run 1:
==> flow/design.v <==
module surrounding(CLK,rst,EN,TRIG1,TRIG2,TRIG3,TRIG4,TRIG5,ECHO1,ECHO2,ECHO3,ECHO4,ECHO5,min,distance);
input CLK;                
input rst;                
input EN;                 
output reg [3:0] distance;
output reg TRIG1,TRIG2,TRIG3,TRIG4,TRIG5;          
input ECHO1,ECHO2,ECHO3,ECHO4,ECHO5;               
output reg [3:0] min;    
reg [24:0] count;
reg [24:0] count0,count1,count2,count3,count4,count5;
reg [24:0] countsg;
always @(posedge CLK)
begin
    if(rst)
    begin
        count<=0;
        TRIG1<=0;
        TRIG2<=0;
        TRIG3<=0;
        TRIG4<=0;
        TRIG5<=0;
    end
    else if(EN==1)
	 begin 
	     TRIG1<=0;
		  TRIG2<=0;
		  TRIG3<=0;
		  TRIG4<=0;
		  TRIG5<=0;
	 end
	 else if(EN==0)
	 begin
	     if(count==0|count==1)  
		  begin
		        TRIG1<=1;
		        TRIG2<=1;
		        TRIG3<=1;
		        TRIG4<=1;
		        TRIG5<=1;
				  count<=count+1;
		  end
		  else if(count==5000)         
		  begin 
		        TRIG1<=0;
		        TRIG2<=0;
		        TRIG3<=0;
		        TRIG4<=0;
		        TRIG5<=0;
		        count<=0;
		  end
		  else 
		  begin 
		        TRIG1<=0;
		        TRIG2<=0;
		        TRIG3<=0;
		        TRIG4<=0;
		        TRIG5<=0;
				  count<=count+1;
		  end
	  end
end
always @(posedge CLK)
if(rst)
begin
    count0<=0;
    count1<=0;
    count2<=0;
    count3<=0;
    count4<=0;
    count5<=0;
    min<=0;
    distance<=0;
end
else
begin
    if(count0==5000)
	 begin
	     count0<=0;
	     count1<=0;
		  count2<=0;
		  count3<=0;
		  count4<=0;
		  count5<=0;
		  min<=0;
    end	  
	 else
	 begin
		   count0<=count0+1;
	      if(ECHO1==1)
			begin 
				count1<=count1+1;
			end
			if(ECHO2==1)
			begin 
			count2<=count2+1;
			end
			if(ECHO3==1)
			begin 
			count3<=count3+1;
			end
			if(ECHO4==1)
			begin 
			count4<=count4+1;
			end
			if(ECHO5==1)
			begin 
				count5<=count5+1;
			end
	 end
	 if(ECHO1+ECHO2+ECHO3+ECHO4+ECHO5==4)
	 begin
	     if(count1>58&&count2>58&&count3>58&&count4>58&&count5>58)  
		  begin
		      min<=0;
				distance<=0;
        end
        else if(ECHO1==0)
        begin
            min<=1;
				distance<=count1*10/58;
        end
        else if(ECHO2==0)
        begin
            min<=2;
				distance<=count2*10/58;
        end
        else if(ECHO3==0)
        begin
            min<=3;
            distance<=count3*10/58;
		  end 
        else if(ECHO4==0)
        begin
            min<=4;
				distance<=count4*10/58;
        end
        else if(ECHO5==0)
        begin
            min<=5;
				distance<=count5*10/58;
        end			  
	 end
end
endmodule
module surrounding_driver(CLK,rst,CE20,EN,minsg,SG90);
input EN;                 
input [3:0] minsg;
output reg SG90;    
input CLK;                    
input rst;                    
input CE20;                   
reg [24:0] pwm;
reg [24:0] count;
always @(posedge CLK)
begin
	  if(rst) pwm<=0;
	  else if(CE20)
	  case(minsg)
		  0:begin pwm<=0; end
		  1:begin pwm<=40;  end
		  2:begin pwm<=60; end
		  3:begin pwm<=80; end
		  4:begin pwm<=100;end
		  5:begin pwm<=120; end
		  default: pwm<=0; 
	  endcase
end
always @(posedge CLK)
begin
     if(rst)
	  begin
	       count<=0;
	       SG90<=0;
	  end
     else if(count==1000)
	  begin
	       count<=0;
	  end
	  else if(count<pwm) 
	       begin 
			     SG90<=1;
				  count<=count+1;
			 end
	  else
	       begin
			     SG90<=0;
				  count<=count+1;
			 end
end
endmodule
module display_dis(clk,rst,distance,dig,seg);
input clk;
input rst;
input [3:0]distance;
output reg[3:0]dig;
output reg[6:0]seg;
reg[3:0]data1,data2;
reg[3:0]data;
reg q;
always@(posedge clk)
if(rst)
begin
data1<=0;data2<=0;
end
else
begin
data1<=distance%10;
data2<=distance/10;
end
always @(posedge clk)
if(rst)
begin
	q<=0;dig<=0;data<=0;
end
else
begin
	q<=q+1;
	case(q)
	1'd0 : begin dig<=4'b0001; data<=data1; end
	1'd1 : begin dig<=4'b0010; data<=data2; end
	endcase
end
always @(data)
begin 
	case(data)
   4'd0 : seg=7'b1111110;
   4'd1 : seg=7'b0110000;
   4'd2 : seg=7'b1101101;
   4'd3 : seg=7'b1111001;
   4'd4 : seg=7'b0110011;
   4'd5 : seg=7'b1011011;
   4'd6 : seg=7'b1011111;
   4'd7 : seg=7'b1110000;
   4'd8 : seg=7'b1111111;
   4'd9 : seg=7'b1111011;
   default : seg=7'b1111110;
   endcase
end
endmodule
module sur(
    input        CLK,
    input        rst,
    input        EN_sur,
    input        ECHO1,
    input        ECHO2,
    input        ECHO3,
    input        ECHO4,
    input        ECHO5,
    output       TRIG1,
    output       TRIG2,
    output       TRIG3,
    output       TRIG4,
    output       TRIG5,
    output       SG90,
    output [3:0] dig,
    output [6:0] seg,
    output [3:0] dis
);
wire [3:0] min;
wire [3:0] distance;
reg [24:0] count2;
reg        CLK2;
wire       CE20 = (count2 == 2000) && !CLK2;
always @(posedge CLK)
begin
    if (rst)
    begin
        count2 <= 0;
        CLK2   <= 0;
    end
    else if (count2 == 2000)
    begin
        count2 <= 0;
        CLK2   <= ~CLK2;
    end
    else
        count2 <= count2 + 1;
end
surrounding inst4(
    .CLK(CLK), .rst(rst), .EN(EN_sur),
    .TRIG1(TRIG1), .TRIG2(TRIG2), .TRIG3(TRIG3), .TRIG4(TRIG4), .TRIG5(TRIG5),
    .ECHO1(ECHO1), .ECHO2(ECHO2), .ECHO3(ECHO3), .ECHO4(ECHO4), .ECHO5(ECHO5),
    .min(min), .distance(distance)
);
surrounding_driver inst1(
    .CLK(CLK), .rst(rst), .CE20(CE20), .EN(EN_sur), .minsg(min), .SG90(SG90)
);
display_dis inst(
    .clk(CLK), .rst(rst), .distance(distance), .dig(dig), .seg(seg)
);
assign dis = distance;
endmodule
clock: 14.7 ns
lec_check: 0
abc_area: 1
cap_margin: 15
core_aspect_ratio: 0.59
core_margin: 2
core_utilization: 72
cts_cluster_diameter: 279
max_routing_layer: met4
place_density_lb_addon: 0.01
setup_slack_margin: 1.93
slew_margin: 20
tns_end_percent: 40
run.sh (not shown) runs the stock make flow with config.mk's settings and CLKGATE_MAP_FILE=.
### run 1 -> run 2
# run 1
export LEC_CHECK = 0
export ABC_AREA = 1
export CAP_MARGIN = 15
export CORE_ASPECT_RATIO = 0.59
export CORE_MARGIN = 2
export CORE_UTILIZATION = 72
export CTS_CLUSTER_DIAMETER = 279
export MAX_ROUTING_LAYER = met4
export PLACE_DENSITY_LB_ADDON = 0.01
export SETUP_SLACK_MARGIN = 1.93
export SLEW_MARGIN = 20
export TNS_END_PERCENT = 40
create_clock -name core_clock -period 14.7 [get_ports {CLK}]
# run 2
export LEC_CHECK = 0
export ABC_AREA = 1
export CAP_MARGIN = 20
export CORE_MARGIN = 2
export CORE_UTILIZATION = 72
export MAX_ROUTING_LAYER = met4
export PLACE_DENSITY_LB_ADDON = 0.01
export SETUP_SLACK_MARGIN = 3.92
export SLEW_MARGIN = 20
create_clock -name core_clock -period 15.9 [get_ports {CLK}]
Findings:
Comparing run 1 with run 2, the placed standard-cell area came out essentially unchanged.
On synthesized area, run 1 and run 2 are neck and neck.
Per the comparison of run 2 with run 1, area of the chip barely changed; number of I/O pins barely changed; count of library flops with an enable pin held.
Run 1 and run 2 ended up with nearly the same cell count after placement.
Run 2: aborted in 5_1_grt (tool error)
> inputs changed (run 2 -> run 3)
# run 2
export LEC_CHECK = 0
export ABC_AREA = 1
export CAP_MARGIN = 20
export CORE_MARGIN = 2
export CORE_UTILIZATION = 72
export MAX_ROUTING_LAYER = met4
export PLACE_DENSITY_LB_ADDON = 0.01
export SETUP_SLACK_MARGIN = 3.92
export SLEW_MARGIN = 20
create_clock -name core_clock -period 15.9 [get_ports {CLK}]
# run 3
export LEC_CHECK = 0
export CAP_MARGIN = 20
export CORE_MARGIN = 2
export CORE_UTILIZATION = 40
export SLEW_MARGIN = 20
create_clock -name core_clock -period 22.1 [get_ports {CLK}]
==> results <==
Run 3: full flow OK, the timing, DRC and antenna checks passed
Diff run 2 -> run 3 | die height | up by more than a quarter
Between run 3 and run 2, it is run 3 whose horizontal die size is higher, by 37%.
Run 3 gives more synthesized chip area reported by yosys than run 2 did.
In run 3 the summed instance area of the synthesized netlist turned out 1200 um^2 higher than in run 2.
Inputs modified between run 3 and run 4:
# run 3
export LEC_CHECK = 0
export CAP_MARGIN = 20
export CORE_MARGIN = 2
export CORE_UTILIZATION = 40
export SLEW_MARGIN = 20
create_clock -name core_clock -period 22.1 [get_ports {CLK}]
# run 4
export LEC_CHECK = 0
export ABC_AREA = 1
export CAP_MARGIN = 20
export CORE_MARGIN = 2
export CORE_UTILIZATION = 70
export SETUP_SLACK_MARGIN = 1.4
export SLEW_MARGIN = 20
create_clock -name core_clock -period 17.0 [get_ports {CLK}]
Results
Against run 3, worst hold slack in run 4 came out worse. Delta (run 4 minus run 3): worst slew margin relative to its limit has increased, worst setup slack has increased, number of global-route vias before repair has increased, total antenna diodes in the routed design has decreased.

* * *

Starts from the design.v that is shown in full above.
Settings: LEC_CHECK=0, CAP_MARGIN=20, CORE_MARGIN=2, CORE_UTILIZATION=65, SETUP_SLACK_MARGIN=4.42, SLEW_MARGIN=20; clock period 17.0 ns.
Edit:
- ABC_AREA: default -> 1
- CORE_ASPECT_RATIO: default -> 1.77
- CORE_UTILIZATION: 65 -> 71
- PLACE_DENSITY: default -> 0.36
- SETUP_SLACK_MARGIN: 4.42 -> 1.49
- clock period: 17.0 -> 12.7 ns (I/O delays scaled with it)
The changed run failed in 5_1_grt, error GRT-0232.
Die area falls by 12%.
Area after synthesis falls by 4.7%.
Synthesized cell count rises by 17%.
Edit:
- ABC_AREA: 1 -> default
- CORE_ASPECT_RATIO: 1.77 -> default
- CORE_UTILIZATION: 71 -> 31
- PLACE_DENSITY: 0.36 -> default
- SETUP_SLACK_MARGIN: 1.49 -> default
- clock period: 12.7 -> 22.1 ns (I/O delays scaled with it)
What happened: With this change the flow finished with timing, DRC and antenna clean. Synthesized area is higher by about 5%. Die size is higher by 140%. Synthesized cell count is lower by 14%.
Edit:
- ABC_AREA: default -> 1
- CORE_ASPECT_RATIO: default -> 1.78
- CORE_UTILIZATION: 31 -> 71
- PLACE_DENSITY: default -> 0.36
- SETUP_SLACK_MARGIN: default -> 1.52
- clock period: 22.1 -> 12.7 ns (I/O delays scaled with it)
=> The changed run ended with an error in 5_1_grt; area after synthesis came out lower by a few percent; die area came out lower by well over a third; synthesized cell count came out higher by about a fifth.
Edit:
- ABC_AREA: 1 -> default
- CORE_ASPECT_RATIO: 1.78 -> default
- CORE_UTILIZATION: 71 -> 59
- PLACE_DENSITY: 0.36 -> default
- SETUP_SLACK_MARGIN: 1.52 -> default
- clock period: 12.7 -> 17.0 ns (I/O delays scaled with it)
Result: The new run completed with no timing, DRC or antenna violations; area after synthesis goes up by 5.0%; synthesized cell count shrinks by 14%; die size is higher by 26%.
